==> flow/design.v <==
module life16(
    input clk,
    input load,
    input [255:0] data,
    output reg [255:0] q);
reg [3:0] sum;    
always @(posedge clk) begin
    if (load) begin q <= data; end
    else begin
        for (integer count = 0 ; count < 256 ; count++) begin
        if (count == 0) begin
            sum = q[1] + q[15] + q[16] + q[17] + q[31] + q[240] + q[241] +  q[255]; 
        end else if (count == 15) begin
            sum = q[14] + q[16] + q[0] + q[31] + q[240] + q[254] + q[30]  + q[255];
        end else if (count == 240) begin
            sum = q[0] + q[1] + q[15] + q[239] + q[241] + q[224] + q[225] + q[255];
        end else if (count == 255) begin
            sum = q[0] + q[14] +  q[15] + q[224] + q[238] + q[240] + q[239] + q[254];
        end else if (count > 0 && count < 15) begin
            sum = q[count -1] + q[count +1] + q[count +16] + q[count +15] + q[count +17] + q[count + 240] + q[count +239] + q[count +241];
        end else if (count % 16 == 0) begin 
            sum = q[count -1] + q[count +1] + q[count +15] + q[count +16] + q[count +17] + q[count -15] + q[count -16] + q[count +31];
        end else if (count % 16 == 15)  begin
            sum = q[count -1] + q[count +1] + q[count +15] + q[count -15]  + q[count +16] + q[count -16] + q[count -17]  + q[count -31];
        end else if (count > 240 && count < 255) begin
            sum = q[count -1] + q[count +1] + q[count - 15] + q[count - 16] + q[count - 17] + q[count - 240] + q[count - 241] + q[count - 239];
        end else begin
            sum = q[count -1] + q[count +1] + q[count -15] + q[count -16]  + q[count -17] + q[count +15] + q[count +16] + q[count +17];
        end
        if ((sum == 0 || sum == 1) || (sum >= 4)) begin
         	q[count] <= 0;
    	end else if (sum == 3) begin
         	q[count] <= 1;
    	end
    end
    end
end
endmodule
export LEC_CHECK = 0
export CAP_MARGIN = 40
export CELL_PAD_IN_SITES_DETAIL_PLACEMENT = 1
export CELL_PAD_IN_SITES_GLOBAL_PLACEMENT = 1
export CORE_ASPECT_RATIO = 0.57
export CORE_MARGIN = 2
export CORE_UTILIZATION = 26
export GPL_ROUTABILITY_DRIVEN = 0
export MAX_ROUTING_LAYER = met5
export PLACE_DENSITY_LB_ADDON = 0.19
export SETUP_SLACK_MARGIN = 1.4
export SLEW_MARGIN = 40
export TNS_END_PERCENT = 95
create_clock -name core_clock -period 4.84 [get_ports {clk}]
run.sh (not shown) runs the stock make flow with config.mk's settings and CLKGATE_MAP_FILE=.
Rerun with:
Settings changed: ABC_AREA set to 1, CAP_MARGIN 40 to 20, CELL_PAD_IN_SITES_DETAIL_PLACEMENT 1 to not set, CELL_PAD_IN_SITES_GLOBAL_PLACEMENT 1 to not set, CORE_ASPECT_RATIO 0.57 to not set, CORE_UTILIZATION 26 to 70, GPL_ROUTABILITY_DRIVEN 0 to not set, MAX_ROUTING_LAYER met5 to not set, PLACE_DENSITY_LB_ADDON 0.19 to not set, SETUP_SLACK_MARGIN 1.4 to 0.01, SLEW_MARGIN 40 to 20, TNS_END_PERCENT 95 to not set.
Clock period 4.84 ns to 2.15 ns, I/O delays scaled along.
Now the flow finished with setup timing left.
Final area goes down by a few percent.
Clock skew goes up by 9.0 ps.
Routed wire length goes up by a few percent.
Setup slack degrades by 3200 ps.
Die area goes down by well over a third.
Fmax goes down by roughly a tenth.
Rerun with:
Settings changed: ABC_AREA 1 to not set, CAP_MARGIN 20 to 10, CORE_UTILIZATION 70 to 72, SETUP_SLACK_MARGIN 0.01 to 0.21.
Clock period 2.15 ns to 2.52 ns, I/O delays scaled along.
Effect:
- The changed run ended with an error in clock tree synthesis with DPL-0038
- synthesized cell count came out lower by about a fifth
- synthesized area is lower by a few percent
- die size goes down by a few percent
Rerun with:
Settings changed: ABC_AREA set to 1, SETUP_SLACK_MARGIN 0.21 to -0.24, TNS_END_PERCENT set to 5.
What happened: The changed run never finished: it broke off in global routing with GRT-0232. Die area climbs by 3.6%. Synthesized area rises by 3.7%. Synthesized cell count came out higher by 27%.
Rerun with:
Settings changed: ABC_AREA 1 to not set, CAP_MARGIN 10 to 20, CORE_UTILIZATION 72 to 70, CTS_CLUSTER_SIZE set to 24, HOLD_SLACK_MARGIN set to -0.09, SETUP_SLACK_MARGIN -0.24 to not set, TNS_END_PERCENT 5 to not set.
Clock period 2.52 ns to 3.85 ns, I/O delays scaled along.
Result:
- The changed run completed, yet does not pass: setup timing
- die area is lower by 0.77%
- synthesized area is lower by about 3.5%
- synthesized cell count is lower by about 20%
Rerun with:
Settings changed: CORE_UTILIZATION 70 to 72, CTS_CLUSTER_SIZE 24 to not set, HOLD_SLACK_MARGIN -0.09 to not set, SETUP_SLACK_MARGIN set to -0.2.
Clock period 3.85 ns to 2.15 ns, I/O delays scaled along.
What happened: The changed run never finished: it broke off in clock tree synthesis; die size went down by a few percent; synthesized cell count is unchanged; synthesized area stays the same.


== JK ==
// life16: RTL as listed in full above, without the edits since
clock: 5.0 ns
lec_check: 0
cap_margin: 0
cell_pad_in_sites_detail_placement: 1
core_aspect_ratio: 0.64
core_margin: 7
core_utilization: 26
cts_cluster_diameter: 334
gpl_timing_driven: 0
hold_slack_margin: 0.27
max_routing_layer: met5
min_routing_layer: met1
setup_slack_margin: -0.07
slew_margin: 15
Both conditions hold for JK: the flow ran to the end and the final layout passed the timing, DRC and antenna checks.
Input-level comparison between MS and JK:
Settings: SLEW_MARGIN now 20, was 15; CTS_CLUSTER_DIAMETER no longer set, was 334; HOLD_SLACK_MARGIN now -0.09, was 0.27; MAX_ROUTING_LAYER no longer set, was met5; SETUP_SLACK_MARGIN no longer set, was -0.07; CAP_MARGIN now 20, was 0; CORE_UTILIZATION now 67, was 26; CORE_MARGIN now 2, was 7; GPL_TIMING_DRIVEN no longer set, was 0; CELL_PAD_IN_SITES_DETAIL_PLACEMENT no longer set, was 1; CORE_ASPECT_RATIO no longer set, was 0.64; MIN_ROUTING_LAYER no longer set, was met1; the clock period (ns, I/O delays scaled along) now 4.07, was 5.0.
==> comparison <==
Changes observed in MS relative to JK: met1 demand-to-capacity share in global routing went up by 22 points; die area down 62%; number of standard cells in the final layout excluding fillers went down by 1366; wire length of the first global-routing pass -about 25%.
The following lists how AL was set up differently from MS:
Settings: a deleted HOLD_SLACK_MARGIN that had been -0.09; a change of CORE_UTILIZATION from 67 to 59; a change of the clock period (ns, I/O delays scaled along) from 4.07 to 2.52.
==> comparison <==
Of MS and AL, only MS finishes the flow clean. AL completed end to end; final checks failed (negative setup slack). Worst setup slack deteriorates in AL relative to MS. Transition at the pin with the smallest max-transition slack was higher in MS than in AL. MS has a higher share of the core filled by cells before placement than AL. On number of input and output port buffers inserted, AL tracks MS almost exactly. | count of TritonRoute iterations in the first routing pass | AL vs MS | 1 lower |.
[inputs] TR vs AL
Settings: changing CORE_UTILIZATION from 59 to 40; changing the clock period (ns, I/O delays scaled along) from 2.52 to 5.0.
Findings:
Of TR and AL, it is TR that has the higher iteration tally of the first detailed-router pass.
Changes observed in TR relative to AL: cell area after layout shows a reduction of 16%, via count shows a reduction of 5832.
TR went all the way through synthesis, placement and routing and the layout is clean on timing, DRC and antenna.
TR — sequential cell area share 1.9 points higher, AL as reference
Count of buffers not belonging to the clock network in the layout in TR is 67% below AL.
When the final numbers for TR and AL were put side by side, the final cell count without fillers turned out to be smaller in TR.


Setup of build 19:
// life16: RTL as listed in full above, without the edits since
export LEC_CHECK = 0
export CAP_MARGIN = 40
export CORE_ASPECT_RATIO = 0.5
export CORE_MARGIN = 2
export CORE_UTILIZATION = 72
export CTS_CLUSTER_DIAMETER = 304
export CTS_CLUSTER_SIZE = 100
export PLACE_DENSITY = 0.41
export SLEW_MARGIN = 20
export TNS_END_PERCENT = 10
create_clock -name core_clock -period 1.85 [get_ports {clk}]
Build 19 did not finish; the tool stopped in clock tree synthesis with error DPL-0033.
[inputs] build 5 vs build 19
# build 19
export LEC_CHECK = 0
export CAP_MARGIN = 40
export CORE_ASPECT_RATIO = 0.5
export CORE_MARGIN = 2
export CORE_UTILIZATION = 72
export CTS_CLUSTER_DIAMETER = 304
export CTS_CLUSTER_SIZE = 100
export PLACE_DENSITY = 0.41
export SLEW_MARGIN = 20
export TNS_END_PERCENT = 10
create_clock -name core_clock -period 1.85 [get_ports {clk}]
# build 5
export LEC_CHECK = 0
export ABC_AREA = 1
export CAP_MARGIN = 10
export CORE_MARGIN = 2
export CORE_UTILIZATION = 72
export SETUP_SLACK_MARGIN = 0.65
export SLEW_MARGIN = 20
export TNS_END_PERCENT = 5
create_clock -name core_clock -period 2.52 [get_ports {clk}]
In the flow results for build 19 and build 5, the number of distinct library cells after synthesis is larger on build 19.
In build 5, the post-synthesis instance total came out 1520 above the value in build 19.
Build 5 vs. build 19: post-synthesis chip area from yosys grew by 3.7%; flip-flop and latch count after synthesis held steady; routability congestion estimate from global placement shrank by about 2.5%; sequential share of the synthesized area shrank by 0.48 points; area of the core region grew by 3.8%.
Build 5: aborted in global routing (tool error)
Going from build 19 to build 5, post-synth design cell area climbed about 3.7%, share of cell area taken by muxes after synthesis dropped 4.5 points, die area climbed about 3.4%.
For build 66, these inputs were changed with respect to build 5:
# build 5
export LEC_CHECK = 0
export ABC_AREA = 1
export CAP_MARGIN = 10
export CORE_MARGIN = 2
export CORE_UTILIZATION = 72
export SETUP_SLACK_MARGIN = 0.65
export SLEW_MARGIN = 20
export TNS_END_PERCENT = 5
create_clock -name core_clock -period 2.52 [get_ports {clk}]
# build 66
export LEC_CHECK = 0
export CAP_MARGIN = 20
export CORE_MARGIN = 2
export CORE_UTILIZATION = 47
export SLEW_MARGIN = 20
create_clock -name core_clock -period 4.43 [get_ports {clk}]
## What came out
Sequential fraction of the synthesis area on build 66 is up relative to build 5. Summary — mean instance size in the synthesized netlist, build 66 relative to build 5: higher, by about 22%. Build 66 ends up with a clock buffer count from CTS that is 7.3% higher than in build 5. Build 66: die area 39000 um^2 above build 5. Between build 5 and build 66, the flow reports synthesized cell count decreasing by more than 10%. What build 5 reported for half-perimeter wire length of the detailed placement result has to be multiplied by 0.858 to get the figure for build 66. Build 66 closes out successfully: all stages finished, all timing, DRC and antenna checks passed. Looking at post-synthesis cell count from yosys, build 66 sits 1520 lower than build 5 does.
Inputs modified between build 66 and build 50:
# build 66
export LEC_CHECK = 0
export CAP_MARGIN = 20
export CORE_MARGIN = 2
export CORE_UTILIZATION = 47
export SLEW_MARGIN = 20
create_clock -name core_clock -period 4.43 [get_ports {clk}]
# build 50
export LEC_CHECK = 0
export CAP_MARGIN = 20
export CORE_MARGIN = 2
export CORE_UTILIZATION = 68
export PLACE_DENSITY = 0.38
export SLEW_MARGIN = 20
create_clock -name core_clock -period 3.92 [get_ports {clk}]
==> comparison <==
Build 50 ran in full, but the layout does not pass; the checks complain about setup timing.
met5 as the top layer reached by signal wires was reported by build 50, and met4 by build 66.
Summary of build 50 over build 66: y dimension of the die dropped 17%, clock latency at the later pin of the worst-skew pair dropped 0.04 ns, maximum fanout along the worst path dropped 4.
